==> flow/design.v <==
`timescale 1ns / 1ps
module cla_slice_part(g,p,a,b);
 input a, b;
 output g;  
 output p;  
 assign g = a & b;
 assign p = a ^ b;
endmodule
module CarryPropagateGenerateUnit( g,p,a,b);
	input  [15:0] a,b;
	output [15:0] g,p;
	cla_slice_part s0(g[0],p[0],a[0],b[0]);
	cla_slice_part s1(g[1],p[1],a[1],b[1]);
	cla_slice_part s2(g[2],p[2],a[2],b[2]);
	cla_slice_part s3(g[3],p[3],a[3],b[3]);
	cla_slice_part s4(g[4],p[4],a[4],b[4]);
	cla_slice_part s5(g[5],p[5],a[5],b[5]);
	cla_slice_part s6(g[6],p[6],a[6],b[6]);
	cla_slice_part s7(g[7],p[7],a[7],b[7]);
	cla_slice_part s8(g[8],p[8],a[8],b[8]);
	cla_slice_part s9(g[9],p[9],a[9],b[9]);
	cla_slice_part s10(g[10],p[10],a[10],b[10]);
	cla_slice_part s11(g[11],p[11],a[11],b[11]);
	cla_slice_part s12(g[12],p[12],a[12],b[12]);
	cla_slice_part s13(g[13],p[13],a[13],b[13]);
	cla_slice_part s14(g[14],p[14],a[14],b[14]);
	cla_slice_part s15(g[15],p[15],a[15],b[15]);
endmodule
module SixteenBitSummationUnit(sum,p,carry,cin);
  input [14:0] carry;
  input cin;
  input [15:0] p;
  output [15:0] sum;
  assign sum[0] = p[0] ^ cin;
  assign sum[1] = p[1] ^ carry[0];
  assign sum[2] = p[2] ^ carry[1];
  assign sum[3] = p[3] ^ carry[2];
  assign sum[4] = p[4] ^ carry[3];
  assign sum[5] = p[5] ^ carry[4];
  assign sum[6] = p[6] ^ carry[5];
  assign sum[7] = p[7] ^ carry[6];
  assign sum[8] = p[8] ^ carry[7];
  assign sum[9] = p[9] ^ carry[8];
  assign sum[10] = p[10] ^ carry[9];
  assign sum[11] = p[11] ^ carry[10];
  assign sum[12] = p[12] ^ carry[11];
  assign sum[13] = p[13] ^ carry[12];
  assign sum[14] = p[14] ^ carry[13];
  assign sum[15] = p[15] ^ carry[14];
endmodule
module four_bit_block_cla(P,G,carry,p,g,cin);
	input [3:0] p,g;
	input cin;
	output [2:0] carry;
	output P,G;
	assign	carry[0] = 	g[0] |
											cin & p[0];
	assign	carry[1] =  g[1] |
											g[0] & p[1] |
											cin  &  p[0] & p[1];
	assign	carry[2] =  g[2] |
											g[1] & p[2] |
											g[0] & p [1] & p[2] |
											cin  & p[0] & p[1] & p[2];
	assign	P = p[0] & p[1] & p[2] & p[3];
	assign	G = g[3] | 
							g[2] & p[3] |
							g[1] & p[2] & p[3] |
							g[0] & p[1] & p[2] & p[3];
endmodule
module cla_16_two_level(sum,cout,a,b,cin);
	input [15:0] a, b;
	input cin;
	output [15:0] sum;
	output  cout;
	wire [15:0]   g, p,carry;  
	wire [3:0]  G,P;
	assign carry[3]  = G[0] | cin & P[0];
	assign carry[7]  = G[1] | G[0] & P[1] | cin & P[0] & P[1]; 
	assign carry[11] = G[2] |
										 G[1] & P[2] |
										 G[0] & P[1] & P[2] | 
										 cin  & P[0] & P[1] & P[2];
	assign cout = G[3] |
								G[2] & P[3] |
								G[1] & P[2] & P[3] |
								G[0] & P[1] & P[2] & P[3] |
								cin   & P[0] & P[1] & P[2] & P[3];
	CarryPropagateGenerateUnit   CPGU( g,p,a,b);
	four_bit_block_cla FBBC0(P[0],G[0],carry[2:0],p[3:0],g[3:0],cin);     
	four_bit_block_cla FBBC1(P[1],G[1],carry[6:4],p[7:4],g[7:4],carry[3]);   
	four_bit_block_cla FBBC2(P[2],G[2],carry[10:8],p[11:8],g[11:8],carry[7]);
	four_bit_block_cla FBBC3(P[3],G[3],carry[14:12],p[15:12],g[15:12],carry[11]); 
	SixteenBitSummationUnit TTBSU(sum,p,carry[14:0],cin);
endmodule
`timescale 1ns / 1ps
module xnew2(
	output reg [15:0] x,
	input [15:0] x0,
	input [15:0] y,
	input cin,
	input reset,
	input stop,
	input clk
	);
	wire [15:0] sum,a,b;
	wire cout;	 
	cla_16_two_level alu(sum,cout,a,b,cin);
	assign a=x;
	assign b=cin?(~y):y;
	always @(posedge clk)
	begin
		if(reset)
		begin
			x<=x0;
		end
		else
		begin
			if(!stop)
			begin
				x<=sum;
			end
			else
			begin
				x<=x;
			end
		end
	end
endmodule
`timescale 1ns / 1ps
module ynew2(
	output reg [15:0] y,
	input [15:0] y0,
	input [15:0] x,
	input cin,
	input reset,
	input stop,
	input clk
	);
	wire [15:0] sum,a,b;
	wire cout;	 
	cla_16_two_level alu(sum,cout,a,b,cin);
	assign a=y;
	assign b=cin?(~x):x;
	always @(posedge clk)
	begin
		if(reset)
		begin
			y<=y0;
		end
		else
		begin
			if(!stop)
			begin
				y<=sum;
			end
			else
			begin
				y<=y;
			end
		end	
	end
endmodule
`timescale 1ns / 1ps
module znew2(
	output reg [15:0] z,
	output zsign,
	input [15:0] z0,
	input [15:0] zrom,
	input cin,
	input reset,
	input stop,
	input clk
	);
	wire [15:0] sum,a,b;
	wire cout;	 
	cla_16_two_level alu(sum,cout,a,b,cin);
	assign a=z;
	assign b=cin?(~zrom):zrom;
	always @(posedge clk)
	begin
		if(reset)
		begin
			z<=z0;
		end
		else
		begin
			if(!stop)
				z<=sum;
			else
				z<=z;
		end	
	end
	assign zsign=z[15];
endmodule
`timescale 1ns / 1ps
module datapathnew2(
	output [15:0] x,
	output [15:0] y,
	input [15:0] z0,
	input [3:0] i,
	input reset,
	input stop,
	input clk
	); 
	parameter xinit=16'b0010_0110_1101_1101;	 
	parameter yinit=16'b0;
	reg [15:0] zrom_q;
	wire [15:0] xval,yval,zval;
	wire [15:0] x0,y0;
	wire [15:0] z;
	wire zsign;
	always @(*)
	begin
		case(i)
			4'd0: zrom_q=16'b0011_0010_0100_0011;
			4'd1: zrom_q=16'b0001_1101_1010_1100;
			4'd2: zrom_q=16'b0000_1111_1010_1101;
			4'd3: zrom_q=16'b0000_0111_1111_0101;
			4'd4: zrom_q=16'b0000_0011_1111_1110;
			4'd5: zrom_q=16'b0000_0001_1111_1111;
			4'd6: zrom_q=16'b0000_0000_1111_1111;
			4'd7: zrom_q=16'b0000_0000_0111_1111;
			4'd8: zrom_q=16'b0000_0000_0011_1111;
			4'd9: zrom_q=16'b0000_0000_0001_1111;
			4'd10: zrom_q=16'b0000_0000_0000_1111;
			4'd11: zrom_q=16'b0000_0000_0000_0111;
			4'd12: zrom_q=16'b0000_0000_0000_0011;
			4'd13: zrom_q=16'b0000_0000_0000_0001;
			4'd14: zrom_q=16'b0;
			4'd15: zrom_q=16'b0;
			default: zrom_q=16'b0;
		endcase
	end
	xnew2 xmod(x,x0,yval,xcin,reset,stop,clk);
	ynew2 ymod(y,y0,xval,ycin,reset,stop,clk);
	znew2 zmod(z,zsign,z0,zval,zcin,reset,stop,clk);
	assign x0=xinit;
	assign y0=yinit;
	assign xval=$signed(x)>>>i;
	assign yval=$signed(y)>>>i;
	assign zval=zrom_q;
	assign xcin=zsign?1'b0:1'b1;
	assign ycin=zsign?1'b1:1'b0;
	assign zcin=zsign?1'b0:1'b1;
endmodule
`timescale 1ns / 1ps
module cordic_sincos(
	input clk,
	input rst,
	input start,
	input [15:0] z0,
	output ready,
	output reg done,
	output [15:0] x,
	output [15:0] y
	);
	reg busy;
	reg [3:0] cnt;
	wire load;
	assign ready = ~busy;
	assign load = rst | (start & ~busy);
	always @(posedge clk)
	begin
		if(rst)
		begin
			busy <= 1'b0;
			cnt <= 4'd0;
			done <= 1'b0;
		end
		else
		begin
			done <= 1'b0;
			if(!busy)
			begin
				cnt <= 4'd0;
				if(start)
					busy <= 1'b1;
			end
			else
			begin
				cnt <= cnt + 4'd1;
				if(cnt == 4'd15)
				begin
					busy <= 1'b0;
					done <= 1'b1;
				end
			end
		end
	end
	datapathnew2 dp(x,y,z0,cnt,load,~busy,clk);
endmodule
==> flow/config.mk <==
export PLATFORM = sky130hd
export DESIGN_NAME = cordic_sincos
export DESIGN_NICKNAME = cordic_sincos
export VERILOG_FILES = /design/flow/design.v
export SDC_FILE = /design/flow/constraint.sdc
export NUM_CORES = 4
export LEC_CHECK = 0
export CAP_MARGIN = 40
export CORE_MARGIN = 2
export CORE_UTILIZATION = 72
export PLACE_DENSITY = 0.41
export SETUP_SLACK_MARGIN = -0.24
export SLEW_MARGIN = 20
==> flow/constraint.sdc <==
create_clock -name core_clock -period 3.98 [get_ports {clk}]
set_input_delay 0.7960 -clock core_clock [delete_from_list [all_inputs] [get_ports {clk}]]
set_output_delay 0.7960 -clock core_clock [all_outputs]
set_load 0.01 [all_outputs]
run.sh (not shown) runs the stock make flow with config.mk's settings and CLKGATE_MAP_FILE=.
The starting point finished but failed the layout checks on negative setup slack.
Next try:
--- a/flow/config.mk
+++ b/flow/config.mk
@@ -7,7 +7,6 @@
 export LEC_CHECK = 0
-export CAP_MARGIN = 40
+export CAP_MARGIN = 20
 export CORE_MARGIN = 2
 export CORE_UTILIZATION = 72
-export PLACE_DENSITY = 0.41
-export SETUP_SLACK_MARGIN = -0.24
+export PLACE_DENSITY_LB_ADDON = 0.25
 export SLEW_MARGIN = 20
==> flow/constraint.sdc (replaced) <==
create_clock -name core_clock -period 4.15 [get_ports {clk}]
set_input_delay 0.8300 -clock core_clock [delete_from_list [all_inputs] [get_ports {clk}]]
set_output_delay 0.8300 -clock core_clock [all_outputs]
set_load 0.01 [all_outputs]
Outcome: The changed run produced a layout that fails on negative setup slack; clock power went down by 20%; clock-buffer cell count went up by 1; area after synthesis does not change; critical path depth went up by 4; sequential power stays flat; via count went down by 6.8%; non-clock buffer count went down by 44.
Next try:
--- a/flow/config.mk
+++ b/flow/config.mk
@@ -9,4 +9,4 @@
 export CORE_MARGIN = 2
-export CORE_UTILIZATION = 72
-export PLACE_DENSITY_LB_ADDON = 0.25
+export CORE_UTILIZATION = 67
+export CTS_CLUSTER_DIAMETER = 29
 export SLEW_MARGIN = 20
==> flow/constraint.sdc (replaced) <==
create_clock -name core_clock -period 4.04 [get_ports {clk}]
set_input_delay 0.8080 -clock core_clock [delete_from_list [all_inputs] [get_ports {clk}]]
set_output_delay 0.8080 -clock core_clock [all_outputs]
set_load 0.01 [all_outputs]
Effect: The new run ran to the end with violations: negative setup slack; core utilization drops by 3.5 points; total power went up by 9.1%; non-clock buffer count came out higher by 25; synthesized cell count stays the same; setup slack is better by 8.0 ps; worst hold slack loses 12 ps; flip-flop count does not change; wire length grows by 2.6%; fmax rose by 2.8%.
Power figures rest on the tool's default switching activity, not on a simulated workload.
